`run.sh`:
```
#!/bin/bash
# the make line also repeats each setting of config.mk as NAME=value (left out here)
make -C /OpenROAD-flow-scripts/flow DESIGN_CONFIG=/design/flow/config.mk WORK_HOME=/design/flow/orfs CLKGATE_MAP_FILE= finish
```
`constraint.sdc`:
```
create_clock -name core_clock -period 13.3 [get_ports {clk}]
set_input_delay 2.6600 -clock core_clock [delete_from_list [all_inputs] [get_ports {clk}]]
set_output_delay 2.6600 -clock core_clock [all_outputs]
set_load 0.01 [all_outputs]
```
`config.mk`:
```
export PLATFORM = sky130hd
export DESIGN_NAME = alu_top
export DESIGN_NICKNAME = alu_top
export VERILOG_FILES = /design/flow/design.v
export SDC_FILE = /design/flow/constraint.sdc
export NUM_CORES = 4
export LEC_CHECK = 0
export ABC_AREA = 0
export CAP_MARGIN = 35
export CORE_MARGIN = 2
export CORE_UTILIZATION = 70
export CTS_CLUSTER_SIZE = 15
export PLACE_DENSITY = 0.8
export SLEW_MARGIN = 20
```
`design.v`:
```
module alu_top(clk, a, b, op, out, carry_out, over_flow, zero);
input clk;
input [31:0] a, b;
input [2:0] op;
output reg [31:0] out;
output reg carry_out, over_flow, zero;
reg [31:0] a_r, b_r;
reg [2:0] op_r;
wire [31:0] alu_out;
wire alu_carry_out, alu_over_flow, alu_zero;
ALU alu_core(a_r, b_r, op_r, alu_out, alu_carry_out, alu_over_flow, alu_zero);
always @(posedge clk) begin
	a_r <= a;
	b_r <= b;
	op_r <= op;
	out <= alu_out;
	carry_out <= alu_carry_out;
	over_flow <= alu_over_flow;
	zero <= alu_zero;
end
endmodule

module xorgate(a, b, out);
output[31:0] out;
input wire[31:0] a, b;
generate  
genvar index;
for (index = 0; index<32; index = index + 1)
	begin: xorgen
		xor xor1(out[index], a[index], b[index]);
	end
endgenerate
endmodule
module andgate(a, b, out);
output[31:0] out;
input[31:0] a, b;
generate  
genvar index;
for (index = 0; index<32; index = index + 1)
	begin: andgen
		and and1(out[index], a[index], b[index]);  
	end
endgenerate
endmodule
module orgate(a, b, out);
output[31:0] out;
input[31:0] a, b;
generate  
genvar index;
for (index = 0; index<32; index = index + 1)
	begin: orgen
		or or1(out[index], a[index], b[index]);
	end
endgenerate
endmodule
module adder(sum, carryout, a, b, carryin);
output sum, carryout;
input a, b, carryin;
xor sumbit(sum, a, b, carryin);
and bc(b_c, b, carryin);
and ac(a_c, a, carryin);
and ab(a_b, a, b);
or cout(carryout, b_c, a_c, a_b);
endmodule
module adder32Bit(addo, carryout, over_flow, A, B, carry_in);
output[31:0] addo;  
output carryout;  
output over_flow;  
input[31:0] A;  
input[31:0] B;  
input carry_in;
wire[31:0] carry_oarray;
adder adder_init (addo[0], carry_oarray[0], A[0], B[0], carry_in);
adder adder1 (addo[1], carry_oarray[1], A[1], B[1], carry_oarray[0]);
generate  
genvar index;
for (index = 2; index<32; index = index + 1)
	begin: add32b
	adder addergen (addo[index], carry_oarray[index], A[index], B[index], carry_oarray[index-1]);
	end
endgenerate
assign carryout = carry_oarray[31];
wire abxor, abcoutxor;
xor xor1(abxor, A[31], B[31]);
xor xor2(abcoutxor, carryout, abxor);
xor xor3(over_flow, addo[31], abcoutxor);
endmodule 
module slt(sum, overflow, slto);
input[31:0] sum;
input overflow;
output slto;
xor slt_xor(slto, sum[31], overflow);
endmodule
module structuralMultiplexer(out, mux_command, ando, oro, xoro, addo, slto);
output[31:0] out;
input[2:0] mux_command;  
input[31:0] ando;  
input[31:0] oro;  
input[31:0] xoro;  
input[31:0] addo;  
input slto;  
wire[2:0] inv_command;
wire[31:0] enableand, enableor, enablexor, enableadd;  
wire enableslt;  
not notCommand0(inv_command[0], mux_command[0]);  
not notCommand1(inv_command[1], mux_command[1]);
not notCommand2(inv_command[2], mux_command[2]);
and slt_and(enableslt, slto, inv_command[2], mux_command[1], inv_command[0]);
generate
genvar index;
for (index = 0; index<32; index = index + 1)
	begin: muxgen 
		and ando_and(enableand[index], ando[index], inv_command[2], mux_command[1], mux_command[0]);  
		and oro_and(enableor[index], oro[index], mux_command[2], inv_command[1], inv_command[0]);  
		and xoro_and(enablexor[index], xoro[index], inv_command[2], inv_command[1], mux_command[0]);  
		and addo_and(enableadd[index], addo[index], inv_command[2], inv_command[1], inv_command[0]);  
		or or1(out[index], enableand[index],  enableor[index], enablexor[index], enableadd[index], enableslt);  
	end
endgenerate
endmodule
module LUT(mux_command, a_inv, b_inv, carry_in, allow_overflow, addr);
output reg[2:0] mux_command;
output reg a_inv;
output reg b_inv;
output reg carry_in;
output reg allow_overflow;
input[2:0] addr;
always @ (addr) begin
	case(addr)
	3'd0: begin mux_command = 3'b000; a_inv = 0; b_inv = 0; carry_in = 0; allow_overflow = 1; end  
	3'd1: begin mux_command = 3'b000; a_inv = 0; b_inv = 1; carry_in = 1; allow_overflow = 1; end  
	3'd2: begin mux_command = 3'b001; a_inv = 0; b_inv = 0; carry_in = 0; allow_overflow = 1; end  
	3'd3: begin mux_command = 3'b010; a_inv = 0; b_inv = 1; carry_in = 1; allow_overflow = 0; end  
	3'd4: begin mux_command = 3'b011; a_inv = 0; b_inv = 0; carry_in = 0; allow_overflow = 1; end  
	3'd6: begin mux_command = 3'b011; a_inv = 1; b_inv = 1; carry_in = 0; allow_overflow = 1; end  
	3'd7: begin mux_command = 3'b100; a_inv = 0; b_inv = 0; carry_in = 0; allow_overflow = 1; end  
	3'd5: begin mux_command = 3'b100; a_inv = 1; b_inv = 1; carry_in = 0; allow_overflow = 1; end  
default: $display("Please check inputs");
endcase
end
endmodule
module ALU(a, b, addr, out, carry_out, over_flow, zero);
input[31:0] a, b;
input[2:0] addr;  
output[31:0] out;
output carry_out, over_flow, zero;
wire carry_in, b_inv;  
wire a_inv, allow_overflow;  
wire[2:0] mux_command;
wire[31:0] A, B;  
wire[31:0] addo, xoro, ando, oro;
wire slto;
LUT lookuptable(mux_command, a_inv, b_inv, carry_in, allow_overflow, addr);
generate
genvar index;
for (index = 0; index<32; index = index + 1)
	begin: abinv_gen
		xor a_invgen(A[index], a[index], a_inv);  
		xor b_invgen(B[index], b[index], b_inv);  
	end
endgenerate
andgate and_gate(A, B, ando);  
orgate or_gate(A, B, oro);  
xorgate xor_gate(A, B, xoro);  
adder32Bit add_gate(addo, carry_out, over_flow, A, B, carry_in);  
slt slt_gate(addo, over_flow, slto);
and allowoverflow_and(overflow, over_flow, allow_overflow);
structuralMultiplexer mux_structure(out, mux_command, ando, oro, xoro, addo, slto);
wire[31:0] equal;
generate  
genvar index1;
for (index1 = 0; index1 <32; index1 = index1+1)begin
                nor nor1(equal[index1], out[index1], 0);
end
endgenerate
and and1(zero, equal[0], equal[1], equal[2], equal[3],equal[4],equal[5],equal[6],equal[7],equal[8],equal[9],equal[10],equal[11],equal[12],equal[13],equal[14],equal[15],equal[16],equal[17],equal[18],equal[19],equal[20],equal[21],equal[22],equal[23],equal[24],equal[25],equal[26],equal[27],equal[28],equal[29],equal[30],equal[31]);
endmodule
```
==> out/results.tsv, run 1 <==
stage	metric	value	unit
worst_setup_path	CP Capture Point	zero$_DFF_P_	
detailed_routing	antenna diode count	0	
floorplan	die area	9580	um2
detailed_routing	Post-Route WL	17800	um
worst_setup_path	crit-path max cell delay	0.47	ns
sta	unrepaired setup endpoints after global routing	yes	
yosys	Post-Syn Area	6170	um2
clock_tree	Root Buffer	clkbuf_8	
detailed_routing	met2 routed WL	8570	um
run_status	layout check fault list	setup timing	
sta	final hold vios	0	
pwr	register share of total power	34.4	%
yosys	xor/xnor share	9.23	%
floorplan	Starting Density	71.4	%
sta	final setup vio count	4	
place	Placed Area	7420	um2
sta	post-layout period usage	102	%
sta	Worst Max-Slew Pin Slew	0.829	ns
clock_tree	CTS tree	done	
detailed_routing	DR iter-0 viols	614	
yosys	Synth area leader	dfxtp_1	
place	Port Buffer Count	102	
floorplan	Top Ports	103	
yosys	dominant kind of combinational cell	adder cells	
finish	Gate Area	3800	um2
sta	final max-slew violation count	0	
finish	fin nets	914	
detailed_routing	Via density	6.18	
pwr	heaviest power group	combinational cells	
pwr	P_clk	0.178	mW
yosys	top-count cell post-synth	dfxtp_1	
worst_hold_path	end of the worst hold path	out[22]$_DFF_P_	
detailed_routing	top layer in use	met4	
yosys	Post-synth EDFFs	0	
worst_setup_path	Worst R2R Path Depth	42	
worst_setup_path	CP arrival	13.94	ns
sta	TNS Setup	-0.555	ns
clock_tree	clock-pin slew on the worst setup and hold paths	0.09	ns
yosys	tally of yosys warning messages	6	
worst_setup_path	Worst Path Max Fanout	5	
worst_setup_path	type of origin of the critical path	register	
worst_setup_path	Worst R2R Start	alu_core.a_inv$_SDFF_PN0_	
pwr	Power Internal	0.685	mW
finish	Layout area overhead	26.1	%
pwr	net switching power	0.406	mW
detailed_routing	met1 wire length	6440	um
sta	Tmin final	13.62	ns
pwr	Comb group	0.538	mW
yosys	Yosys chip area	6170	um2
yosys	main flop type after synthesis	dfxtp_1	
worst_setup_path	Crit. End Element	register	
clock_tree	CTS Hold Buffers Added	0	
detailed_routing	post-route ant nets	0	
yosys	Compound Share, Synth	11.5	%
yosys	FA/HA/MAJ Cells, Area Fraction	24.1	%
finish	Register Area	2110	um2
yosys	synth unique cells	60	
yosys	Mux area share	3.61	%
worst_setup_path	Worst Path Required	13.62	ns
worst_setup_path	number of cells on the critical path	42	
global_route	vias in the first global route	5468	
sta	Final Worst Setup Slack	-0.320	ns
worst_hold_path	Hold Path Depth	6	
detailed_routing	Vias	5314	
pwr	Sw Share	37.2	%
worst_setup_path	RR Endpoint	zero$_DFF_P_	
worst_hold_path	Tightest Hold Check Type	register to register	
clock_tree	CTS sink count	105	
worst_setup_path	Most Frequent Cell on Critical Path	fa_2	
global_route	grt total ovfl	0	
worst_setup_path	critical path class	register to register	
flow_run	Log Warnings	63	
yosys	fraction of registers with async set/reset	0	%
run_status	status	finished with violations	
worst_setup_path	reg2reg setup slack	-0.32	ns
clock_tree	TritonCTS Buffers	9	
sta	Max Clk Rate	0.0734	GHz
yosys	Post-synth top cells	105 x dfxtp_1, 78 x inv_1, 66 x ha_1	
floorplan	Die Span X	97.9	um
sta	Fin Hold WS	0.949	ns
worst_setup_path	crit-path leading delay family	adder cells	
global_route	antenna violations before repair	0	
place	Routability Congestion	0.999	
clock_tree	Longest Clk Path Bufs	2	
finish	Filler cells	380	
clock_tree	H-tree levels	3	
pwr	LEAKAGE	3.58	nW
detailed_routing	iteration tally of the first detailed-router pass	8	
sta	clk_skew	0.0156	ns
clock_tree	latest clock arrival within the worst-skew pair	0.38	ns
sta	slew margin rel.	44.6	%
yosys	ys cells	641	
yosys	sequential fraction of the synthesis area	34.1	%
yosys	Flops after synth	105	
yosys	Largest type area fraction	34.1	%
worst_setup_path	Worst Setup SP	alu_core.a_inv$_SDFF_PN0_	
detailed_routing	DR WL/cell	20.8	um
yosys	Synth area leaders	dfxtp_1 34%, ha_1 13%, fa_1 11%	
worst_setup_path	Worst path slowest cell	mux4_2	
yosys	area fraction in and, or, nand and nor cells	10.0	%
global_route	first-pass GRT wire length	27900	um
yosys	synthesized instance count	641	
floorplan	FP Rows	34	
pwr	Power Dens Cells	140	nW/um2
pwr	power in sequential cells	0.375	mW
place	post-DP HPWL	12700	um
pwr	Logic pwr share	49.3	%
worst_hold_path	Hold Crit Start	a_r[22]$_DFF_P_	
detailed_routing	DRC	0	
floorplan	core area	8640	um2
floorplan	die height	97.9	um
yosys	synthesized area per cell	9.62	um2
detailed_routing	metal3 WL	1840	um
yosys	syn nets	808	
global_route	largest net degree at the start of global routing	66	
finish	Finished Cell Area	7780	um2
worst_setup_path	CP bufs+invs	4	
pwr	worst vdd ir	0.000104	V
pwr	clock share of power	16.3	%
global_route	GRT Util Overall	37.3	%
flow_run	maxcap violations	0	
## final cells by class
type                    instances  share of cell area [%]
repair buffers                133                    16.4
multi-input cells             419                    48.8
clock inverters                 4                   0.386
flip-flops and latches        105                    27.1
well taps                     108                    1.74
inverters                      79                    3.81
clock buffers                  12                    1.74
## metrics by stage
stage                     total power, mW  instances  util, %  setup slack [ns]
final                                1.09        860     90.1            -0.320
after global routing                 1.14        860     90.1            -0.527
after CTS                            1.06        855     88.7            -0.270
after detailed placement            0.864        836     86.0            -0.406
after global placement              0.840        836     86.0           -0.0838
after floorplan                     0.664        641        -            0.0127
## routing by layer
layer	vias to the layer above	GRT usage, %
met5	-	0
met4	0	17.6
met3	98	6.73
met2	441	63.2
met1	2479	46.3
li1	2296	-
## what timing repair did
action	4_1_cts	5_1_grt
cloned	0	0
setup buffers	3	6
pin swaps	6	22
setup endpoints to repair	10	21
gates resized	19	23
hold endpoints to repair	0	0
==> inputs of run 2 (changes only) <==
Settings changed: ABC_AREA 0 to 1, CAP_MARGIN 35 to 5, CORE_ASPECT_RATIO set to 1.15, CORE_UTILIZATION 70 to 40, CTS_CLUSTER_DIAMETER set to 328, CTS_CLUSTER_SIZE 15 to not set, GPL_TIMING_DRIVEN set to 0, PLACE_DENSITY 0.8 to not set, TNS_END_PERCENT set to 5.
Clock period 13.3 ns to 14.5 ns, I/O delays scaled along.
==> run 2 against run 1 <==
Effect of this change: now clean on timing, DRC and antenna; hold slack worse by 0.17 ns; via count is 11% lower; die area is 66% higher; highest routed layer unchanged.
==> out/results.tsv, run 2 <==
stage	metric	value	unit
run_status	status	finished clean	
clock_tree	TritonCTS Buffers	9	
clock_tree	Root Buffer	clkbuf_16	
worst_setup_path	Worst Setup SP	alu_core.b_inv$_DFF_P_	
yosys	Mux area share	0	%
sta	Tmin final	14.06	ns
global_route	vias in the first global route	4842	
global_route	first-pass GRT wire length	25600	um
worst_setup_path	Worst R2R Start	alu_core.b_inv$_DFF_P_	
yosys	Synth area leader	dfxtp_1	
worst_setup_path	Crit. End Element	register	
worst_setup_path	CP arrival	14.35	ns
yosys	synth unique cells	28	
detailed_routing	antenna diode count	0	
detailed_routing	Via density	4.71	
pwr	Comb group	0.408	mW
sta	clk_skew	0.00760	ns
detailed_routing	iteration tally of the first detailed-router pass	5	
clock_tree	latest clock arrival within the worst-skew pair	0.36	ns
sta	final setup vio count	0	
pwr	worst vdd ir	0.0000584	V
clock_tree	clock-pin slew on the worst setup and hold paths	0.07	ns
pwr	register share of total power	34.0	%
finish	fin nets	974	
floorplan	FP Rows	47	
global_route	grt total ovfl	0	
worst_setup_path	Worst Path Required	14.79	ns
sta	slew margin rel.	56.5	%
yosys	FA/HA/MAJ Cells, Area Fraction	24.9	%
pwr	Power Dens Cells	130	nW/um2
flow_run	maxcap violations	0	
pwr	power in sequential cells	0.344	mW
yosys	top-count cell post-synth	nand2_1	
worst_setup_path	Worst path slowest cell	fa_2	
finish	final core utilization	53.8	%
yosys	sequential fraction of the synthesis area	35.3	%
pwr	net switching power	0.336	mW
worst_setup_path	CP bufs+invs	5	
sta	unrepaired setup endpoints after global routing	no	
worst_hold_path	Tightest Hold Check Type	register to register	
yosys	fraction of registers with async set/reset	0	%
worst_setup_path	crit-path leading delay family	adder cells	
sta	final max-slew violation count	0	
detailed_routing	DRC	0	
global_route	GRT Util Overall	21.4	%
yosys	Post-synth top cells	128 x nand2_1, 105 x dfxtp_1, 97 x inv_1	
clock_tree	Longest Clk Path Bufs	2	
floorplan	Top Ports	103	
clock_tree	H-tree levels	3	
detailed_routing	Vias	4747	
sta	final hold vios	0	
clock_tree	CTS tree	done	
finish	Filler cells	1367	
sta	Final Worst Setup Slack	0.445	ns
yosys	area fraction in and, or, nand and nor cells	16.4	%
detailed_routing	DR WL/cell	16.6	um
place	Port Buffer Count	102	
yosys	main flop type after synthesis	dfxtp_1	
worst_setup_path	type of origin of the critical path	register	
worst_setup_path	critical path class	register to register	
worst_hold_path	end of the worst hold path	carry_out$_DFF_P_	
detailed_routing	top layer in use	met4	
flow_run	Log Warnings	60	
pwr	Logic pwr share	40.3	%
yosys	ys cells	690	
yosys	Largest type area fraction	35.3	%
worst_setup_path	number of cells on the critical path	45	
detailed_routing	met2 routed WL	8290	um
detailed_routing	DR iter-0 viols	281	
sta	Max Clk Rate	0.0711	GHz
worst_setup_path	Worst Path Max Fanout	10	
worst_hold_path	Hold Path Depth	3	
place	post-DP HPWL	12300	um
detailed_routing	met1 wire length	6940	um
pwr	LEAKAGE	3.64	nW
floorplan	die area	15900	um2
worst_setup_path	reg2reg setup slack	0.44	ns
yosys	syn nets	857	
pwr	heaviest power group	combinational cells	
pwr	clock share of power	25.7	%
yosys	synthesized instance count	690	
yosys	Yosys chip area	5960	um2
global_route	antenna violations before repair	0	
worst_setup_path	RR Endpoint	zero$_DFF_P_	
finish	Layout area overhead	30.7	%
yosys	Compound Share, Synth	4.70	%
worst_setup_path	Worst R2R Path Depth	45	
yosys	Flops after synth	105	
worst_setup_path	crit-path max cell delay	0.43	ns
yosys	tally of yosys warning messages	6	
pwr	Sw Share	33.2	%
place	worst slack, placed	-1.63	ns
place	Routability Congestion	0.869	
yosys	xor/xnor share	9.55	%
global_route	largest net degree at the start of global routing	17	
floorplan	core area	14500	um2
floorplan	Die Span X	118	um
worst_hold_path	Hold Crit Start	b_r[31]$_DFF_P_	
worst_setup_path	Most Frequent Cell on Critical Path	fa_2	
floorplan	Starting Density	41.2	%
yosys	Post-synth EDFFs	0	
sta	post-layout period usage	96.9	%
pwr	P_clk	0.260	mW
detailed_routing	metal3 WL	998	um
worst_setup_path	CP Capture Point	zero$_DFF_P_	
sta	Worst Max-Slew Pin Slew	0.653	ns
yosys	Synth area leaders	dfxtp_1 35%, ha_1 14%, fa_1 11%	
floorplan	die height	135	um
yosys	dominant kind of combinational cell	adder cells	
yosys	Post-Syn Area	5960	um2
detailed_routing	Post-Route WL	16700	um
pwr	Pwr Total	1.01	mW
detailed_routing	post-route ant nets	0	
pwr	Power Internal	0.676	mW
yosys	synthesized area per cell	8.64	um2
clock_tree	CTS sink count	105	
==> run 2: area by class of cell <==
type	instances	area, um2	share of cell area (%)
Clock buffer	10	239	3.07
Sequential cell	105	2100	27.0
Buffer	30	219	2.81
Inverter	101	379	4.87
Timing Repair Buffer	106	1070	13.7
Clock inverter	5	80.1	1.03
Multi-Input combinational cell	454	3460	44.4
Tap cell	196	245	3.15
==> run 2: per-stage QoR <==
step	TNS [ns]	std cells	hold slack [ns]	area, um2
floorplan	0	690	0.667	6020
global placement	-40.08	988	0.746	7280
detailed placement	-42.46	988	0.780	7280
CTS	0	1005	0.781	7730
global route	0	1007	0.841	7790
finish	0	1007	0.778	7790
==> run 2: layer usage <==
metal	global-route usage, %	up-vias
li1	-	2321
met1	25.6	2221
met2	38.0	168
met3	4.05	37
met4	8.37	0
met5	0	-
==> run 2: what timing repair did <==
| item | in CTS | in global routing |
|---|---|---|
| hold buffers | 0 | 0 |
| gates resized | 36 | 11 |
| pin swaps | 8 | 12 |
| setup endpoints to repair | 35 | 11 |
| cloned | 0 | 1 |
| buffers inserted | 2 | 1 |
==> inputs of run 3 (changes only) <==
Settings changed: ABC_AREA 1 to 0, CAP_MARGIN 5 to 20, CELL_PAD_IN_SITES_DETAIL_PLACEMENT set to 0, CELL_PAD_IN_SITES_GLOBAL_PLACEMENT set to 1, CORE_ASPECT_RATIO 1.15 to 1.76, CORE_UTILIZATION 40 to 55, CTS_CLUSTER_DIAMETER 328 to 397, CTS_CLUSTER_SIZE set to 20, GPL_ROUTABILITY_DRIVEN set to 0, GPL_TIMING_DRIVEN 0 to not set, MAX_ROUTING_LAYER set to met4, PLACE_DENSITY set to 0.54, SETUP_SLACK_MARGIN set to -0.37, TNS_END_PERCENT 5 to 50.
Clock period 14.5 ns to 9.59 ns, I/O delays scaled along.
==> run 3 against run 2 <==
Effect of this change: now fails the layout checks on setup timing; via count rose by 7.3%; die area fell by 24%; hold slack improved by 0.15 ns; count of clock-buffer cells in the layout did not move; maximum frequency rose by 4.1%; cell area rose by 6.5%; sequential power rose by 51%; critical endpoint unchanged.
==> out/results.tsv, run 3 <==
stage	metric	value	unit
run_status	status	finished with violations	
run_status	layout check fault list	setup timing	
yosys	Post-Syn Area	6170	um2
global_route	largest net degree at the start of global routing	66	
clock_tree	clock-pin slew on the worst setup and hold paths	0.07	ns
worst_setup_path	RR Endpoint	zero$_DFF_P_	
flow_run	maxcap violations	0	
floorplan	core area	11000	um2
yosys	Flops after synth	105	
pwr	Comb group	0.777	mW
sta	Worst Max-Slew Pin Slew	0.867	ns
pwr	clock share of power	21.5	%
floorplan	die height	144	um
pwr	Power Internal	1.08	mW
clock_tree	H-tree levels	3	
yosys	fraction of registers with async set/reset	0	%
pwr	register share of total power	31.4	%
pwr	worst vdd ir	0.000127	V
place	DP Cell Count	910	
floorplan	Die Span X	83.8	um
yosys	Post-synth top cells	105 x dfxtp_1, 78 x inv_1, 66 x ha_1	
yosys	ys cells	641	
pwr	power in sequential cells	0.519	mW
yosys	sequential fraction of the synthesis area	34.1	%
yosys	synthesized area per cell	9.62	um2
worst_setup_path	Crit. End Element	register	
yosys	syn nets	808	
worst_setup_path	CP arrival	13.80	ns
pwr	net switching power	0.568	mW
global_route	antenna violations before repair	0	
yosys	Compound Share, Synth	11.5	%
detailed_routing	Via density	5.46	
floorplan	die area	12100	um2
sta	Fin Hold WS	0.933	ns
finish	Non-Filler Instances	932	
sta	clk_skew	0.0112	ns
place	post-DP HPWL	12700	um
worst_setup_path	critical path class	register to register	
pwr	P_clk	0.356	mW
yosys	Synth area leaders	dfxtp_1 34%, ha_1 13%, fa_1 11%	
yosys	main flop type after synthesis	dfxtp_1	
place	worst slack, placed	-3.82	ns
detailed_routing	DRC	0	
detailed_routing	DR iter-0 viols	289	
pwr	Logic pwr share	47.1	%
flow_run	Log Warnings	65	
worst_hold_path	Tightest Hold Check Type	register to register	
yosys	Yosys chip area	6170	um2
worst_setup_path	Worst path slowest cell	mux4_2	
detailed_routing	Post-Route WL	16900	um
sta	post-layout period usage	141	%
sta	final max-slew violation count	0	
worst_setup_path	Worst R2R Path Depth	41	
sta	unrepaired setup endpoints after global routing	yes	
finish	Finished Cell Area	8290	um2
worst_setup_path	reg2reg setup slack	-3.92	ns
worst_setup_path	number of cells on the critical path	41	
yosys	FA/HA/MAJ Cells, Area Fraction	24.1	%
floorplan	FP Rows	51	
sta	Tmin final	13.51	ns
worst_hold_path	end of the worst hold path	out[10]$_DFF_P_	
worst_setup_path	crit-path leading delay family	adder cells	
yosys	Mux area share	3.61	%
worst_setup_path	type of origin of the critical path	register	
yosys	top-count cell post-synth	dfxtp_1	
yosys	synth unique cells	60	
worst_setup_path	Worst Path Required	9.88	ns
detailed_routing	DR WL/cell	18.1	um
sta	final setup vio count	35	
detailed_routing	antenna diode count	0	
yosys	Synth area leader	dfxtp_1	
clock_tree	Longest Clk Path Bufs	2	
pwr	Power Dens Cells	199	nW/um2
sta	Max Clk Rate	0.0740	GHz
clock_tree	CTS sink count	105	
worst_hold_path	Hold Crit Start	alu_core.mux_structure.mux_command[2]$_SDFF_PN0_	
clock_tree	latest clock arrival within the worst-skew pair	0.35	ns
worst_setup_path	Worst Path Max Fanout	8	
detailed_routing	post-route ant nets	0	
global_route	first-pass GRT wire length	26800	um
sta	final hold vios	0	
yosys	tally of yosys warning messages	6	
clock_tree	CTS tree	done	
worst_hold_path	Hold Path Depth	3	
finish	fin nets	962	
yosys	Largest type area fraction	34.1	%
floorplan	Starting Density	56.2	%
detailed_routing	Vias	5093	
sta	Final Worst Setup Slack	-3.92	ns
worst_setup_path	CP Capture Point	zero$_DFF_P_	
global_route	vias in the first global route	5445	
worst_setup_path	crit-path max cell delay	0.50	ns
global_route	grt total ovfl	0	
worst_setup_path	Most Frequent Cell on Critical Path	fa_2	
pwr	Sw Share	34.4	%
yosys	xor/xnor share	9.23	%
finish	Filler cells	798	
yosys	area fraction in and, or, nand and nor cells	10.0	%
clock_tree	TritonCTS Buffers	9	
detailed_routing	iteration tally of the first detailed-router pass	5	
place	Port Buffer Count	102	
yosys	dominant kind of combinational cell	adder cells	
global_route	GRT Util Overall	29.4	%
clock_tree	Root Buffer	clkbuf_16	
pwr	heaviest power group	combinational cells	
place	Placed Area	7860	um2
floorplan	Top Ports	103	
finish	Layout area overhead	34.5	%
yosys	synthesized instance count	641	
sta	slew margin rel.	42.2	%
worst_setup_path	Worst Setup SP	alu_core.a_inv$_SDFF_PN0_	
worst_setup_path	CP bufs+invs	3	
yosys	Post-synth EDFFs	0	
worst_setup_path	Worst R2R Start	alu_core.a_inv$_SDFF_PN0_	
pwr	LEAKAGE	3.87	nW
## run 3: cell type report
class                   count  area [um2]  share of cell area [%]
multi-input cells         419        3800                    45.8
flip-flops and latches    105        2110                    25.4
repair buffers            181        1640                    19.7
inverters                  79         297                    3.58
clock buffers              10         239                    2.88
well taps                 132         165                    1.99
clock inverters             6        47.5                   0.573
## run 3: repair_timing
action	CTS	global route
buffers inserted	2	5
gates cloned	1	0
setup endpoints to repair	35	35
hold buffers	0	0
resized	10	23
pin swaps	2	5
## run 3: through the flow
stage	util (%)	power [mW]	setup TNS, ns
2_1_floorplan	-	0.930	-99.43
3_3_place_gp	71.6	1.24	-109.60
3_5_place_dp	71.6	1.26	-118.31
4_1_cts	74.6	1.63	-119.40
5_1_grt	75.6	1.75	-128.50
6_report	75.6	1.65	-120.74
## run 3: per-layer routing
metal / up-vias / wire, um / part of all wire, % / GRT usage [%]
met5: - / 0 / 0 / -
met4: 0 / 803 / 4.8 / 15.5
met1: 2439 / 5870 / 35 / 30.0
met3: 62 / 736 / 4.4 / 4.11
li1: 2402 / - / - / -
met2: 190 / 9490 / 56 / 54.3
==> inputs of run 4 (changes only) <==
Settings changed: ABC_AREA 0 to 1, CTS_CLUSTER_DIAMETER 397 to 37, CTS_CLUSTER_SIZE 20 to 91, PLACE_DENSITY 0.54 to not set, PLACE_DENSITY_LB_ADDON set to 0.16, SETUP_SLACK_MARGIN -0.37 to 1.8.
Clock period 9.59 ns to 7.9 ns, I/O delays scaled along.
==> run 4 against run 3 <==
Effect of this change: still fails the layout checks on setup timing; power grew 14%; flip-flop count is the same; final cell count grew 2.4%; combinational power shrank 0.9%; core utilization shrank 1.5 points; critical path type unchanged; largest cell class unchanged.
==> out/results.tsv, run 4 <==
stage	metric	value	unit
worst_setup_path	Worst path slowest cell	fa_2	
place	Port Buffer Count	102	
yosys	Post-synth EDFFs	0	
clock_tree	Longest Clk Path Bufs	2	
detailed_routing	post-route ant nets	0	
place	worst slack, placed	-4.87	ns
yosys	main flop type after synthesis	dfxtp_1	
yosys	Post-synth top cells	128 x nand2_1, 105 x dfxtp_1, 97 x inv_1	
yosys	FA/HA/MAJ Cells, Area Fraction	24.9	%
global_route	vias in the first global route	5125	
pwr	P_clk	0.476	mW
worst_setup_path	CP arrival	13.06	ns
finish	fin nets	986	
pwr	net switching power	0.619	mW
floorplan	core area	10600	um2
worst_setup_path	crit-path max cell delay	0.38	ns
sta	final hold vios	0	
sta	final max-slew violation count	0	
worst_setup_path	Crit. End Element	register	
sta	Max Clk Rate	0.0783	GHz
clock_tree	CTS sink count	105	
run_status	layout check fault list	setup timing	
clock_tree	CTS Hold Buffers Added	0	
detailed_routing	DR WL/cell	15.7	um
floorplan	die area	11700	um2
yosys	Mux area share	0	%
yosys	tally of yosys warning messages	6	
sta	Worst Max-Slew Pin Slew	0.833	ns
worst_setup_path	Worst Setup SP	b_r[0]$_DFF_P_	
yosys	xor/xnor share	9.55	%
worst_setup_path	CP bufs+invs	4	
worst_setup_path	Worst Path Required	8.19	ns
yosys	top-count cell post-synth	nand2_1	
detailed_routing	DRC	0	
detailed_routing	antenna diode count	0	
finish	Finished Cell Area	7830	um2
pwr	clock share of power	25.3	%
pwr	worst vdd ir	0.000164	V
sta	unrepaired setup endpoints after global routing	yes	
worst_hold_path	end of the worst hold path	carry_out$_DFF_P_	
yosys	sequential fraction of the synthesis area	35.3	%
pwr	register share of total power	33.8	%
detailed_routing	DR iter-0 viols	232	
sta	Fin Hold WS	0.771	ns
run_status	status	finished with violations	
yosys	synth unique cells	28	
floorplan	FP Rows	50	
clock_tree	CTS tree	done	
sta	TNS Setup	-156.79	ns
floorplan	die height	142	um
pwr	Pwr Total	1.88	mW
flow_run	maxcap violations	0	
yosys	Largest type area fraction	35.3	%
worst_hold_path	Tightest Hold Check Type	register to register	
sta	clk_skew	0.00618	ns
floorplan	Starting Density	56.4	%
finish	final core utilization	74.0	%
yosys	syn nets	857	
yosys	Synth area leader	dfxtp_1	
pwr	Power Internal	1.26	mW
detailed_routing	Post-Route WL	14900	um
yosys	area fraction in and, or, nand and nor cells	16.4	%
finish	Filler cells	815	
flow_run	Log Warnings	63	
yosys	dominant kind of combinational cell	adder cells	
yosys	fraction of registers with async set/reset	0	%
yosys	ys cells	690	
worst_hold_path	Hold Crit Start	b_r[31]$_DFF_P_	
worst_hold_path	Hold Path Depth	3	
detailed_routing	Via density	5.07	
yosys	Yosys chip area	5960	um2
yosys	Post-Syn Area	5960	um2
clock_tree	latest clock arrival within the worst-skew pair	0.35	ns
global_route	grt total ovfl	0	
global_route	antenna violations before repair	0	
sta	final setup vio count	35	
pwr	power in sequential cells	0.636	mW
clock_tree	Root Buffer	clkbuf_16	
clock_tree	TritonCTS Buffers	9	
sta	Final Worst Setup Slack	-4.88	ns
worst_setup_path	reg2reg setup slack	-4.88	ns
worst_setup_path	RR Endpoint	zero$_DFF_P_	
worst_setup_path	type of origin of the critical path	register	
pwr	Sw Share	32.9	%
clock_tree	clock-pin slew on the worst setup and hold paths	0.07	ns
global_route	largest net degree at the start of global routing	41	
worst_setup_path	number of cells on the critical path	45	
yosys	Flops after synth	105	
finish	Layout area overhead	31.4	%
yosys	Synth area leaders	dfxtp_1 35%, ha_1 14%, fa_1 11%	
worst_setup_path	Worst Path Max Fanout	7	
worst_setup_path	Worst R2R Start	b_r[0]$_DFF_P_	
sta	Tmin final	12.78	ns
worst_setup_path	CP Capture Point	zero$_DFF_P_	
detailed_routing	iteration tally of the first detailed-router pass	5	
floorplan	Die Span X	82.5	um
pwr	Power Dens Cells	241	nW/um2
worst_setup_path	Worst R2R Path Depth	45	
pwr	Logic pwr share	40.9	%
global_route	first-pass GRT wire length	23400	um
finish	Non-Filler Instances	954	
yosys	Compound Share, Synth	4.70	%
pwr	Comb group	0.770	mW
sta	post-layout period usage	162	%
yosys	synthesized area per cell	8.64	um2
pwr	heaviest power group	combinational cells	
detailed_routing	Vias	4838	
worst_setup_path	crit-path leading delay family	adder cells	
place	DP Cell Count	935	
global_route	GRT Util Overall	27.5	%
worst_setup_path	Most Frequent Cell on Critical Path	fa_2	
place	post-DP HPWL	11100	um
yosys	synthesized instance count	690	
place	Placed Area	7440	um2
pwr	LEAKAGE	3.70	nW
sta	slew margin rel.	44.4	%
worst_setup_path	critical path class	register to register	
floorplan	Top Ports	103	
clock_tree	H-tree levels	3	
-- run 4: cell type report --
cell class | instances | area (um2) | share of cell area [%]
inverter | 101 | 379 | 4.84
timing repair buffer | 148 | 1390 | 17.7
clock buffer | 10 | 229 | 2.93
multi-input combinational | 454 | 3470 | 44.3
clock inverter | 6 | 92.6 | 1.18
tap | 130 | 163 | 2.08
sequential | 105 | 2110 | 26.9
-- run 4: layer usage --
layer	wire [um]	track usage, %
met1	5150	26.7
met2	8520	51.3
met3	698	3.68
met4	565	13.2
met5	0	-
-- run 4: repair_timing --
action	in CTS	in global routing
setup buffers	3	0
endpoints found under the setup margin	35	35
gates resized	6	8
pin swaps	1	1
==> inputs of run 5 (changes only) <==
Settings changed: CELL_PAD_IN_SITES_GLOBAL_PLACEMENT 1 to 0, CORE_ASPECT_RATIO 1.76 to 0.99, CORE_MARGIN 2 to 8, CORE_UTILIZATION 55 to 72, CTS_CLUSTER_DIAMETER 37 to 397, CTS_CLUSTER_SIZE 91 to 20, HOLD_SLACK_MARGIN set to 0.29, PLACE_DENSITY set to 0.67, PLACE_DENSITY_LB_ADDON 0.16 to not set, SETUP_SLACK_MARGIN 1.8 to 2.4.
Clock period 7.9 ns to 7.0 ns, I/O delays scaled along.
==> run 5 against run 4 <==
Effect of this change: the run now fails in 5_1_grt; synthesized area unchanged; synthesized cell count did not move; die area down 2.3%.
==> out/results.tsv, run 5 <==
stage	metric	value	unit
run_status	status	did not finish	
run_status	Stop stage	5_1_grt	
yosys	Post-synth EDFFs	0	
place	DP Cell Count	921	
floorplan	die height	107	um
yosys	fraction of registers with async set/reset	0	%
yosys	Flops after synth	105	
yosys	sequential fraction of the synthesis area	35.3	%
place	Placed Area	7470	um2
yosys	FA/HA/MAJ Cells, Area Fraction	24.9	%
yosys	xor/xnor share	9.55	%
clock_tree	TritonCTS Buffers	9	
yosys	Compound Share, Synth	4.70	%
yosys	area fraction in and, or, nand and nor cells	16.4	%
place	Port Buffer Count	102	
clock_tree	H-tree levels	3	
clock_tree	CTS Hold Buffers Added	0	
yosys	tally of yosys warning messages	6	
yosys	main flop type after synthesis	dfxtp_1	
yosys	Largest type area fraction	35.3	%
yosys	dominant kind of combinational cell	adder cells	
clock_tree	Longest Clk Path Bufs	2	
yosys	Yosys chip area	5960	um2
yosys	Synth area leaders	dfxtp_1 35%, ha_1 14%, fa_1 11%	
floorplan	Starting Density	72.9	%
yosys	Post-synth top cells	128 x nand2_1, 105 x dfxtp_1, 97 x inv_1	
yosys	Post-Syn Area	5960	um2
yosys	synthesized area per cell	8.64	um2
yosys	synth unique cells	28	
floorplan	die area	11400	um2
place	post-DP HPWL	12500	um
floorplan	Top Ports	103	
place	worst slack, placed	-5.84	ns
yosys	top-count cell post-synth	nand2_1	
clock_tree	CTS sink count	105	
yosys	Mux area share	0	%
yosys	syn nets	857	
floorplan	FP Rows	33	
yosys	ys cells	690	
floorplan	core area	8180	um2
clock_tree	Root Buffer	clkbuf_8	
yosys	synthesized instance count	690	
yosys	Synth area leader	dfxtp_1	
floorplan	Die Span X	107	um
[run 5: per-stage QoR]
stage | total power [mW] | setup TNS, ns | hold WS, ns
2_1_floorplan | 1.22 | -177.02 | 0.666
3_5_place_dp | 1.61 | -191.07 | 0.808
4_1_cts | 2.12 | -200.60 | 0.832
3_3_place_gp | 1.55 | -182.52 | 0.783
[run 5: repair_timing]
action / 4_1_cts
cloned: 2
endpoints found under the setup margin: 35
resized: 13
setup buffers: 6
==> inputs of run 6 (changes only) <==
Settings changed: ABC_AREA 1 to not set, CELL_PAD_IN_SITES_DETAIL_PLACEMENT 0 to not set, CELL_PAD_IN_SITES_GLOBAL_PLACEMENT 0 to not set, CORE_ASPECT_RATIO 0.99 to not set, CORE_MARGIN 8 to 2, CORE_UTILIZATION 72 to 68, CTS_CLUSTER_DIAMETER 397 to not set, CTS_CLUSTER_SIZE 20 to not set, GPL_ROUTABILITY_DRIVEN 0 to not set, HOLD_SLACK_MARGIN 0.29 to not set, MAX_ROUTING_LAYER met4 to not set, PLACE_DENSITY 0.67 to not set, SETUP_SLACK_MARGIN 2.4 to -0.85, TNS_END_PERCENT 50 to not set.
Clock period 7.0 ns to 11.4 ns, I/O delays scaled along.
==> run 6 against run 5 <==
Effect of this change: the layout now fails its checks (setup timing); die area down 14%; synthesized area up 3.5%; synthesized cell count down 7.1%.
==> out/results.tsv, run 6 <==
stage	metric	value	unit
run_status	status	finished with violations	
run_status	layout check fault list	setup timing	
flow_run	Log Warnings	65	
pwr	P_clk	0.238	mW
yosys	area fraction in and, or, nand and nor cells	10.0	%
global_route	vias in the first global route	5695	
worst_hold_path	Tightest Hold Check Type	register to register	
clock_tree	H-tree levels	3	
clock_tree	CTS sink count	105	
yosys	synthesized instance count	641	
yosys	Compound Share, Synth	11.5	%
floorplan	FP Rows	34	
worst_hold_path	Hold Crit Start	alu_core.mux_structure.mux_command[2]$_SDFF_PN0_	
floorplan	die height	99.2	um
detailed_routing	Vias	5768	
yosys	sequential fraction of the synthesis area	34.1	%
floorplan	core area	8760	um2
clock_tree	CTS Hold Buffers Added	0	
pwr	Sw Share	39.2	%
worst_setup_path	CP bufs+invs	4	
worst_setup_path	Worst path slowest cell	fa_2	
pwr	LEAKAGE	3.79	nW
yosys	Flops after synth	105	
worst_setup_path	Crit. End Element	register	
yosys	dominant kind of combinational cell	adder cells	
detailed_routing	Post-Route WL	21600	um
yosys	fraction of registers with async set/reset	0	%
pwr	register share of total power	31.4	%
floorplan	Starting Density	70.4	%
detailed_routing	Via density	6.48	
flow_run	maxcap violations	0	
sta	final max-slew violation count	0	
worst_setup_path	type of origin of the critical path	register	
worst_setup_path	Worst Path Max Fanout	5	
global_route	grt total ovfl	0	
yosys	Synth area leader	dfxtp_1	
detailed_routing	iteration tally of the first detailed-router pass	14	
global_route	GRT Util Overall	38.0	%
worst_setup_path	CP Capture Point	zero$_DFF_P_	
worst_hold_path	end of the worst hold path	out[10]$_DFF_P_	
detailed_routing	post-route ant nets	0	
floorplan	Die Span X	99.2	um
place	post-DP HPWL	12600	um
place	Routability Congestion	0.984	
yosys	synthesized area per cell	9.62	um2
sta	final setup vio count	35	
clock_tree	clock-pin slew on the worst setup and hold paths	0.12	ns
detailed_routing	DR iter-0 viols	897	
sta	slew margin rel.	20.3	%
worst_setup_path	CP arrival	14.10	ns
sta	Final Worst Setup Slack	-2.36	ns
sta	unrepaired setup endpoints after global routing	yes	
yosys	Largest type area fraction	34.1	%
pwr	power in sequential cells	0.444	mW
worst_setup_path	Worst Path Required	11.74	ns
sta	final hold vios	0	
yosys	xor/xnor share	9.23	%
yosys	synth unique cells	60	
worst_setup_path	Most Frequent Cell on Critical Path	fa_2	
place	worst slack, placed	-1.94	ns
worst_setup_path	reg2reg setup slack	-2.36	ns
worst_setup_path	Worst R2R Start	a_r[0]$_DFF_P_	
global_route	largest net degree at the start of global routing	66	
sta	clk_skew	0.0159	ns
worst_setup_path	Worst Setup SP	a_r[0]$_DFF_P_	
pwr	Logic pwr share	51.7	%
global_route	antenna violations before repair	1	
sta	Worst Max-Slew Pin Slew	1.20	ns
clock_tree	latest clock arrival within the worst-skew pair	0.40	ns
worst_setup_path	Worst R2R Path Depth	43	
pwr	Comb group	0.730	mW
pwr	Power Internal	0.858	mW
yosys	syn nets	808	
yosys	top-count cell post-synth	dfxtp_1	
worst_setup_path	RR Endpoint	zero$_DFF_P_	
pwr	worst vdd ir	0.000123	V
pwr	Power Dens Cells	173	nW/um2
place	DP Cell Count	857	
yosys	FA/HA/MAJ Cells, Area Fraction	24.1	%
clock_tree	Root Buffer	clkbuf_8	
clock_tree	Longest Clk Path Bufs	2	
worst_hold_path	Hold Path Depth	1	
worst_setup_path	critical path class	register to register	
yosys	main flop type after synthesis	dfxtp_1	
clock_tree	CTS tree	done	
pwr	Pwr Total	1.41	mW
yosys	Post-synth top cells	105 x dfxtp_1, 78 x inv_1, 66 x ha_1	
yosys	ys cells	641	
sta	Tmin final	13.76	ns
pwr	net switching power	0.554	mW
place	Port Buffer Count	102	
worst_setup_path	crit-path max cell delay	0.43	ns
pwr	clock share of power	16.9	%
finish	final core utilization	93.4	%
clock_tree	TritonCTS Buffers	9	
yosys	Yosys chip area	6170	um2
worst_setup_path	crit-path leading delay family	adder cells	
yosys	Mux area share	3.61	%
yosys	Post-synth EDFFs	0	
sta	Max Clk Rate	0.0727	GHz
detailed_routing	DRC	0	
yosys	tally of yosys warning messages	6	
yosys	Synth area leaders	dfxtp_1 34%, ha_1 13%, fa_1 11%	
worst_setup_path	number of cells on the critical path	43	
detailed_routing	DR WL/cell	24.2	um
global_route	first-pass GRT wire length	28800	um
sta	TNS Setup	-62.87	ns
floorplan	die area	9850	um2
finish	Layout area overhead	32.7	%
floorplan	Top Ports	103	
pwr	heaviest power group	combinational cells	
sta	post-layout period usage	121	%
finish	Non-Filler Instances	890	
yosys	Post-Syn Area	6170	um2
finish	fin nets	943	
## run 6: layout make-up
type | instances | area (um2)
Timing Repair Buffer | 162 | 1530
Inverter | 79 | 297
Tap cell | 108 | 135
Fill cell | 290 | 581
Multi-Input combinational cell | 419 | 3910
Clock buffer | 11 | 151
Antenna cell | 1 | 2.50
Clock inverter | 5 | 46.3
Sequential cell | 105 | 2110
## run 6: timing repair
action	CTS	global route
endpoints found under the setup margin	34	34
buffers inserted	8	9
endpoints found under the hold margin	0	0
resized	34	32
pin swaps	6	10
gates cloned	1	0
## run 6: stage by stage
step / hold WS, ns / area [um2]
detailed placement: 0.840 / 7620
global route: 0.873 / 8180
floorplan: 0.657 / 6370
global placement: 0.864 / 7620
CTS: 0.922 / 8020
finish: 0.889 / 8180
## run 6: metal layers
metal / global-route usage [%] / up-vias / share of wire (%)
li1: - / 2352 / -
met5: 0 / - / 0
met4: 19.8 / 0 / 9.1
met1: 44.3 / 2609 / 32
met2: 66.0 / 593 / 47
met3: 7.73 / 214 / 12
==> inputs of run 7 (changes only) <==
Settings changed: ABC_AREA set to 0, CELL_PAD_IN_SITES_DETAIL_PLACEMENT set to 0, CELL_PAD_IN_SITES_GLOBAL_PLACEMENT set to 0, CORE_ASPECT_RATIO set to 1.76, CORE_MARGIN 2 to 8, CORE_UTILIZATION 68 to 36, CTS_CLUSTER_DIAMETER set to 397, CTS_CLUSTER_SIZE set to 98, GPL_ROUTABILITY_DRIVEN set to 0, MAX_ROUTING_LAYER set to met4, PLACE_DENSITY set to 0.36, SETUP_SLACK_MARGIN -0.85 to -0.23, TNS_END_PERCENT set to 5.
Clock period 11.4 ns to 14.1 ns, I/O delays scaled along.
==> run 7 against run 6 <==
Effect of this change: the run now finishes clean; clock power grew 5%; first-iteration DRC count shrank 68%; core utilization shrank 45 points; final cell count grew 12%; die area grew 120%; power shrank 22%; clock skew shrank 0.0029 ns.
==> out/results.tsv, run 7 <==
stage	metric	value	unit
worst_setup_path	Most Frequent Cell on Critical Path	fa_2	
worst_hold_path	end of the worst hold path	out[5]$_DFF_P_	
worst_setup_path	CP bufs+invs	3	
place	Port Buffer Count	102	
sta	Fin Hold WS	0.876	ns
pwr	Logic pwr share	45.0	%
place	worst slack, placed	-0.902	ns
yosys	fraction of registers with async set/reset	0	%
pwr	Comb group	0.494	mW
pwr	heaviest power group	combinational cells	
sta	final max-slew violation count	0	
yosys	ys cells	641	
worst_setup_path	Worst Setup SP	alu_core.a_inv$_SDFF_PN0_	
detailed_routing	post-route ant nets	0	
sta	final setup vio count	0	
sta	Max Clk Rate	0.0717	GHz
finish	fin nets	928	
pwr	Sw Share	34.8	%
yosys	top-count cell post-synth	dfxtp_1	
pwr	worst vdd ir	0.0000547	V
worst_setup_path	CP Capture Point	zero$_DFF_P_	
worst_setup_path	Worst path slowest cell	mux4_2	
yosys	main flop type after synthesis	dfxtp_1	
detailed_routing	DR iter-0 viols	288	
yosys	synthesized area per cell	9.62	um2
floorplan	die height	190	um
worst_setup_path	crit-path leading delay family	adder cells	
global_route	GRT Util Overall	17.8	%
global_route	vias in the first global route	5171	
worst_setup_path	Worst R2R Path Depth	41	
pwr	Power Internal	0.714	mW
worst_setup_path	type of origin of the critical path	register	
clock_tree	CTS sink count	105	
yosys	Yosys chip area	6170	um2
clock_tree	CTS Hold Buffers Added	0	
flow_run	maxcap violations	0	
place	post-DP HPWL	13900	um
sta	TNS Setup	0	ns
detailed_routing	Via density	4.77	
yosys	Post-Syn Area	6170	um2
run_status	status	finished clean	
clock_tree	Root Buffer	clkbuf_16	
global_route	grt total ovfl	0	
pwr	power in sequential cells	0.353	mW
yosys	syn nets	808	
pwr	net switching power	0.382	mW
finish	final core utilization	48.3	%
yosys	Compound Share, Synth	11.5	%
clock_tree	TritonCTS Buffers	9	
global_route	largest net degree at the start of global routing	66	
yosys	Largest type area fraction	34.1	%
global_route	first-pass GRT wire length	28200	um
yosys	FA/HA/MAJ Cells, Area Fraction	24.1	%
clock_tree	clock-pin slew on the worst setup and hold paths	0.07	ns
flow_run	Log Warnings	62	
floorplan	Top Ports	103	
worst_setup_path	Worst Path Required	14.39	ns
yosys	Flops after synth	105	
finish	Layout area overhead	31.4	%
worst_hold_path	Tightest Hold Check Type	register to register	
sta	Tmin final	13.94	ns
worst_setup_path	reg2reg setup slack	0.16	ns
yosys	Post-synth EDFFs	0	
detailed_routing	Vias	4738	
yosys	area fraction in and, or, nand and nor cells	10.0	%
sta	Final Worst Setup Slack	0.158	ns
worst_hold_path	Hold Crit Start	a_r[5]$_DFF_P_	
global_route	antenna violations before repair	0	
sta	post-layout period usage	98.9	%
yosys	Mux area share	3.61	%
detailed_routing	DR WL/cell	18.2	um
clock_tree	CTS tree	done	
pwr	Pwr Total	1.10	mW
floorplan	FP Rows	63	
floorplan	core area	16800	um2
floorplan	Die Span X	115	um
detailed_routing	iteration tally of the first detailed-router pass	5	
clock_tree	H-tree levels	3	
worst_setup_path	crit-path max cell delay	0.48	ns
sta	Worst Max-Slew Pin Slew	0.731	ns
yosys	synth unique cells	60	
yosys	sequential fraction of the synthesis area	34.1	%
yosys	Post-synth top cells	105 x dfxtp_1, 78 x inv_1, 66 x ha_1	
sta	final hold vios	0	
clock_tree	Longest Clk Path Bufs	2	
worst_setup_path	critical path class	register to register	
worst_hold_path	Hold Path Depth	4	
worst_setup_path	Worst R2R Start	alu_core.a_inv$_SDFF_PN0_	
sta	slew margin rel.	51.2	%
pwr	register share of total power	32.2	%
worst_setup_path	Crit. End Element	register	
sta	clk_skew	0.0130	ns
pwr	LEAKAGE	3.69	nW
pwr	Power Dens Cells	135	nW/um2
detailed_routing	Post-Route WL	18100	um
clock_tree	latest clock arrival within the worst-skew pair	0.35	ns
yosys	Synth area leaders	dfxtp_1 34%, ha_1 13%, fa_1 11%	
worst_setup_path	number of cells on the critical path	41	
yosys	Synth area leader	dfxtp_1	
floorplan	die area	21700	um2
worst_setup_path	CP arrival	14.23	ns
detailed_routing	antenna diode count	0	
pwr	P_clk	0.250	mW
detailed_routing	DRC	0	
yosys	tally of yosys warning messages	6	
yosys	dominant kind of combinational cell	adder cells	
worst_setup_path	Worst Path Max Fanout	6	
pwr	clock share of power	22.8	%
worst_setup_path	RR Endpoint	zero$_DFF_P_	
floorplan	Starting Density	36.7	%
yosys	synthesized instance count	641	
yosys	xor/xnor share	9.23	%
## run 7: layout make-up
| cell class | count | area (um2) |
|---|---|---|
| multi-input cells | 419 | 3740 |
| well taps | 227 | 284 |
| fillers | 1649 | 8680 |
| repair buffers | 147 | 1370 |
| clock inverters | 5 | 45.0 |
| clock buffers | 11 | 253 |
| inverters | 79 | 297 |
| flip-flops and latches | 105 | 2110 |
## run 7: stage by stage
step	std cells	cell area [um2]
after global routing	993	8110
after CTS	993	8070
final	993	8110
after detailed placement	976	7710
after global placement	976	7710
after floorplan	641	6250
## run 7: repair_timing
action / in CTS / in global routing
buffers inserted: 3 / 0
endpoints found under the setup margin: 15 / 26
gates cloned: 0 / 0
resized: 11 / 16
pin swaps: 7 / 19
## run 7: per-layer routing
layer	share of wire, %	wire (um)	vias up	GRT usage (%)
li1	-	-	2331	-
met1	39	6980	2240	18.5
met2	54	9710	137	32.1
met3	3.8	695	30	2.98
met4	3.7	677	0	7.26
met5	0	0	-	-
==> inputs of run 8 (changes only) <==
Settings changed: ABC_AREA 0 to 1, CELL_PAD_IN_SITES_DETAIL_PLACEMENT 0 to 1, CELL_PAD_IN_SITES_GLOBAL_PLACEMENT 0 to 3, CORE_ASPECT_RATIO 1.76 to 1.24, CORE_MARGIN 8 to 7, CTS_CLUSTER_SIZE 98 to 85, HOLD_SLACK_MARGIN set to 0.06, PLACE_DENSITY 0.36 to not set, PLACE_DENSITY_LB_ADDON set to 0.27, SETUP_SLACK_MARGIN -0.23 to 2.5, SLEW_MARGIN 20 to 35, TNS_END_PERCENT 5 to 50.
==> run 8 against run 7 <==
Effect of this change: still clean; hold slack worse by 0.074 ns; first-iteration DRC count is 43% lower; non-clock buffer count is 22 lower; sequential share of layout area is 0.88 points higher; maximum frequency is 9.8% higher; register-to-register slack better by 1.2 ns; synthesized cell count is 7.6% higher; cell area is 3.1% lower.
==> out/results.tsv, run 8 <==
stage	metric	value	unit
finish	Gate Area	3520	um2
detailed_routing	met2 routed WL	10300	um
flow_run	maxcap violations	0	
sta	Worst Max-Slew Pin Slew	0.933	ns
pwr	Power Internal	0.698	mW
yosys	Post-Syn Area	5960	um2
worst_setup_path	CP Capture Point	zero$_DFF_P_	
clock_tree	TritonCTS Buffers	9	
global_route	vias in the first global route	5393	
yosys	syn nets	857	
global_route	largest net degree at the start of global routing	43	
detailed_routing	met1 wire length	7250	um
sta	final setup vio count	0	
finish	fin nets	965	
sta	final max-slew violation count	0	
floorplan	core area	16300	um2
pwr	power in sequential cells	0.356	mW
floorplan	die area	20400	um2
floorplan	die height	157	um
sta	unrepaired setup endpoints after global routing	yes	
detailed_routing	metal3 WL	619	um
detailed_routing	post-route ant nets	0	
finish	Register Area	2110	um2
worst_setup_path	reg2reg setup slack	1.40	ns
pwr	P_clk	0.267	mW
clock_tree	latest clock arrival within the worst-skew pair	0.35	ns
worst_setup_path	Worst path slowest cell	fa_2	
detailed_routing	Post-Route WL	18600	um
yosys	Post-synth EDFFs	0	
worst_setup_path	critical path class	register to register	
detailed_routing	iteration tally of the first detailed-router pass	4	
yosys	ys cells	690	
yosys	Flops after synth	105	
sta	Final Worst Setup Slack	1.40	ns
yosys	synthesized instance count	690	
worst_setup_path	type of origin of the critical path	register	
worst_setup_path	Worst R2R Start	b_r[0]$_DFF_P_	
worst_setup_path	number of cells on the critical path	43	
pwr	clock share of power	25.3	%
worst_setup_path	CP bufs+invs	3	
sta	Max Clk Rate	0.0787	GHz
yosys	Synth area leaders	dfxtp_1 35%, ha_1 14%, fa_1 11%	
yosys	area fraction in and, or, nand and nor cells	16.4	%
yosys	tally of yosys warning messages	6	
worst_hold_path	Hold Crit Start	a_r[31]$_DFF_P_	
worst_setup_path	Worst Setup SP	b_r[0]$_DFF_P_	
global_route	first-pass GRT wire length	29200	um
yosys	dominant kind of combinational cell	adder cells	
yosys	main flop type after synthesis	dfxtp_1	
sta	slew margin rel.	37.7	%
yosys	sequential fraction of the synthesis area	35.3	%
finish	Layout area overhead	31.8	%
yosys	top-count cell post-synth	nand2_1	
sta	Tmin final	12.70	ns
floorplan	FP Rows	52	
worst_hold_path	Tightest Hold Check Type	register to register	
worst_setup_path	crit-path max cell delay	0.39	ns
worst_setup_path	crit-path leading delay family	adder cells	
yosys	FA/HA/MAJ Cells, Area Fraction	24.9	%
detailed_routing	Via density	4.68	
worst_setup_path	Worst R2R Path Depth	43	
clock_tree	CTS Hold Buffers Added	0	
sta	TNS Setup	0	ns
global_route	GRT Util Overall	19.5	%
yosys	Post-synth top cells	128 x nand2_1, 105 x dfxtp_1, 97 x inv_1	
sta	clk_skew	0.00749	ns
detailed_routing	top layer in use	met4	
pwr	Comb group	0.433	mW
detailed_routing	Vias	4768	
clock_tree	clock-pin slew on the worst setup and hold paths	0.07	ns
pwr	register share of total power	33.7	%
place	Port Buffer Count	102	
floorplan	Top Ports	103	
flow_run	Log Warnings	63	
pwr	LEAKAGE	3.61	nW
pwr	net switching power	0.358	mW
global_route	antenna violations before repair	0	
pwr	Logic pwr share	41.0	%
worst_hold_path	end of the worst hold path	carry_out$_DFF_P_	
finish	Filler cells	1895	
sta	final hold vios	0	
clock_tree	Longest Clk Path Bufs	2	
pwr	worst vdd ir	0.0000643	V
finish	final core utilization	48.3	%
detailed_routing	antenna diode count	0	
worst_setup_path	Worst Path Required	14.39	ns
clock_tree	CTS sink count	105	
yosys	Largest type area fraction	35.3	%
floorplan	Die Span X	130	um
detailed_routing	DRC	0	
sta	post-layout period usage	90.1	%
yosys	xor/xnor share	9.55	%
pwr	Sw Share	33.9	%
worst_setup_path	Worst Path Max Fanout	6	
yosys	Yosys chip area	5960	um2
run_status	status	finished clean	
detailed_routing	DR iter-0 viols	165	
place	post-DP HPWL	13300	um
yosys	synth unique cells	28	
yosys	Compound Share, Synth	4.70	%
sta	Fin Hold WS	0.802	ns
pwr	Power Dens Cells	134	nW/um2
clock_tree	Root Buffer	clkbuf_16	
global_route	grt total ovfl	0	
clock_tree	H-tree levels	3	
floorplan	Starting Density	36.6	%
detailed_routing	DR WL/cell	18.2	um
place	worst slack, placed	0.910	ns
worst_setup_path	Crit. End Element	register	
worst_setup_path	CP arrival	12.99	ns
worst_hold_path	Hold Path Depth	3	
yosys	Synth area leader	dfxtp_1	
yosys	synthesized area per cell	8.64	um2
pwr	heaviest power group	combinational cells	
yosys	Mux area share	0	%
worst_setup_path	Most Frequent Cell on Critical Path	fa_2	
yosys	fraction of registers with async set/reset	0	%
clock_tree	CTS tree	done	
worst_setup_path	RR Endpoint	zero$_DFF_P_	
==> run 8: area by class of cell <==
class	instances	area share (%)
clock buffer	10	2.92
clock inverter	5	1.04
timing repair buffer	125	16.1
sequential	105	26.9
multi-input combinational	456	44.8
tap	216	3.44
inverter	101	4.83
==> run 8: per-layer routing <==
metal	GRT usage, %	vias up
li1	-	2306
met1	20.6	2328
met2	36.4	106
met3	3.42	28
met4	5.83	0
met5	-	-
==> run 8: repair_timing <==
action / 4_1_cts / 5_1_grt
gates resized: 12 / 16
hold endpoints to repair: 0 / 0
pin swaps: 6 / 1
setup buffers: 8 / 8
setup endpoints to repair: 35 / 35
cloned: 2 / 1
==> run 8: metrics by stage <==
step / power, mW / area [um2] / std cells
5_1_grt: 1.13 / 7850 / 1018
3_3_place_gp: 0.755 / 7250 / 984
6_report: 1.06 / 7850 / 1018
2_1_floorplan: 0.607 / 6130 / 690
3_5_place_dp: 0.771 / 7250 / 984
4_1_cts: 1.06 / 7690 / 1009
==> inputs of run 9 (changes only) <==
Settings changed: ABC_AREA 1 to 0, CELL_PAD_IN_SITES_DETAIL_PLACEMENT 1 to 0, CORE_ASPECT_RATIO 1.24 to 0.95, CORE_MARGIN 7 to 8, CTS_CLUSTER_DIAMETER 397 to 213, CTS_CLUSTER_SIZE 85 to 99, HOLD_SLACK_MARGIN 0.06 to not set, PLACE_DENSITY set to 0.54, PLACE_DENSITY_LB_ADDON 0.27 to not set, SETUP_SLACK_MARGIN 2.5 to not set, SLEW_MARGIN 35 to 20.
==> run 9 against run 8 <==
Effect of this change: still clean on timing, DRC and antenna; synthesized cell count fell by 7.1%; combinational power rose by 12%; final cell count fell by 4.5%; critical path depth did not move; cell area rose by 2.8%; core utilization fell by 0.10 points; setup slack got worse by 1.1 ns; flip-flop count did not move; hold slack improved by 0.059 ns; sequential power barely moved; count of clock-buffer cells in the layout fell by 1.
==> out/results.tsv, run 9 <==
stage	metric	value	unit
run_status	status	finished clean	
clock_tree	clock-pin slew on the worst setup and hold paths	0.07	ns
sta	Final Worst Setup Slack	0.299	ns
detailed_routing	DR WL/cell	18.6	um
global_route	global routing's busiest layer	met2	
clock_tree	Root Buffer	clkbuf_16	
yosys	area fraction in and, or, nand and nor cells	10.0	%
worst_setup_path	Worst Path Required	14.40	ns
sta	clk_skew	0.00860	ns
worst_hold_path	Hold Crit Start	a_r[5]$_DFF_P_	
worst_setup_path	Worst R2R Path Depth	43	
sta	Fin Hold WS	0.862	ns
clock_tree	H-tree levels	3	
global_route	GRT Util Overall	17.7	%
sta	final hold vios	0	
detailed_routing	Vias	4717	
worst_setup_path	CP bufs+invs	5	
yosys	syn nets	808	
pwr	Power Internal	0.750	mW
yosys	fraction of registers with async set/reset	0	%
sta	slew margin rel.	45.4	%
sta	TNS Setup	0	ns
clock_tree	TritonCTS Buffers	9	
worst_setup_path	Worst path slowest cell	mux4_2	
worst_setup_path	number of cells on the critical path	43	
worst_setup_path	CP Capture Point	zero$_DFF_P_	
pwr	heaviest power group	combinational cells	
global_route	antenna violations before repair	0	
place	worst slack, placed	-0.535	ns
sta	Worst Max-Slew Pin Slew	0.818	ns
worst_setup_path	Most Frequent Cell on Critical Path	fa_2	
yosys	main flop type after synthesis	dfxtp_1	
floorplan	die height	144	um
worst_setup_path	critical path class	register to register	
worst_setup_path	CP arrival	14.10	ns
worst_setup_path	Worst Setup SP	alu_core.a_inv$_SDFF_PN0_	
detailed_routing	DRC	0	
worst_setup_path	RR Endpoint	zero$_DFF_P_	
yosys	FA/HA/MAJ Cells, Area Fraction	24.1	%
flow_run	maxcap violations	0	
yosys	Compound Share, Synth	11.5	%
detailed_routing	iteration tally of the first detailed-router pass	6	
clock_tree	Longest Clk Path Bufs	2	
yosys	Post-Syn Area	6170	um2
floorplan	FP Rows	46	
sta	final setup vio count	0	
floorplan	Starting Density	36.8	%
global_route	grt total ovfl	0	
global_route	M2 GR Usage	27.7	%
pwr	Sw Share	33.3	%
yosys	Synth area leader	dfxtp_1	
sta	final max-slew violation count	0	
pwr	LEAKAGE	3.66	nW
global_route	met3 Track Usage GR	4.43	%
yosys	Largest type area fraction	34.1	%
detailed_routing	post-route ant nets	0	
detailed_routing	Via density	4.85	
global_route	largest net degree at the start of global routing	66	
worst_hold_path	Hold Path Depth	4	
sta	unrepaired setup endpoints after global routing	yes	
place	post-DP HPWL	13800	um
finish	Layout area overhead	30.8	%
yosys	sequential fraction of the synthesis area	34.1	%
worst_hold_path	end of the worst hold path	out[5]$_DFF_P_	
yosys	Synth area leaders	dfxtp_1 34%, ha_1 13%, fa_1 11%	
pwr	register share of total power	31.4	%
yosys	top-count cell post-synth	dfxtp_1	
clock_tree	CTS Hold Buffers Added	0	
floorplan	die area	21600	um2
global_route	met1 Use GR	22.2	%
floorplan	core area	16700	um2
yosys	Post-synth top cells	105 x dfxtp_1, 78 x inv_1, 66 x ha_1	
flow_run	Log Warnings	63	
pwr	power in sequential cells	0.353	mW
yosys	synthesized area per cell	9.62	um2
clock_tree	CTS tree	done	
worst_setup_path	Crit. End Element	register	
worst_setup_path	Worst Path Max Fanout	8	
yosys	synthesized instance count	641	
yosys	ys cells	641	
sta	post-layout period usage	97.9	%
global_route	first-pass GRT wire length	28000	um
detailed_routing	Post-Route WL	18000	um
worst_setup_path	reg2reg setup slack	0.30	ns
floorplan	Die Span X	150	um
worst_setup_path	type of origin of the critical path	register	
yosys	Yosys chip area	6170	um2
pwr	net switching power	0.375	mW
sta	Max Clk Rate	0.0725	GHz
detailed_routing	DR iter-0 viols	276	
pwr	clock share of power	25.6	%
worst_setup_path	crit-path max cell delay	0.50	ns
detailed_routing	antenna diode count	0	
floorplan	Top Ports	103	
global_route	vias in the first global route	4970	
worst_hold_path	Tightest Hold Check Type	register to register	
clock_tree	latest clock arrival within the worst-skew pair	0.36	ns
yosys	Post-synth EDFFs	0	
pwr	Power Dens Cells	139	nW/um2
yosys	Mux area share	3.61	%
worst_setup_path	Worst R2R Start	alu_core.a_inv$_SDFF_PN0_	
sta	Tmin final	13.80	ns
pwr	worst vdd ir	0.0000854	V
yosys	Flops after synth	105	
clock_tree	CTS sink count	105	
place	Port Buffer Count	102	
finish	fin nets	918	
pwr	P_clk	0.288	mW
pwr	Logic pwr share	43.0	%
yosys	dominant kind of combinational cell	adder cells	
yosys	tally of yosys warning messages	6	
pwr	Comb group	0.484	mW
yosys	xor/xnor share	9.23	%
yosys	synth unique cells	60	
worst_setup_path	crit-path leading delay family	adder cells	
[run 9: final cells by class]
| type | instances | area [um2] |
|---|---|---|
| clock buffers | 9 | 225 |
| multi-input cells | 419 | 3730 |
| fillers | 1581 | 8680 |
| well taps | 216 | 270 |
| inverters | 79 | 297 |
| repair buffers | 137 | 1310 |
| flip-flops and latches | 105 | 2110 |
| clock inverters | 7 | 124 |
[run 9: what timing repair did]
item | CTS | global route
setup buffers | 2 | 2
setup endpoints to repair | 19 | 10
pin swaps | 14 | 36
gates resized | 12 | 11
[run 9: per-stage QoR]
step                      instances  total power [mW]  utilization, %  area [um2]
final                           972              1.12            48.2        8070
after CTS                       970              1.14            47.9        8020
after floorplan                 641             0.626               -        6260
after detailed placement        952             0.837            45.5        7620
after global placement          952             0.838            45.5        7620
after global routing            972              1.20            48.2        8070
[run 9: routing by layer]
metal	routed length (um)	share of wire (%)	vias to the layer above
li1	-	-	2308
met4	326	1.8	0
met5	0	0	-
met2	8530	47	131
met1	8220	46	2256
met3	962	5.3	22
Power figures rest on the tool's default switching activity, not on a simulated workload.
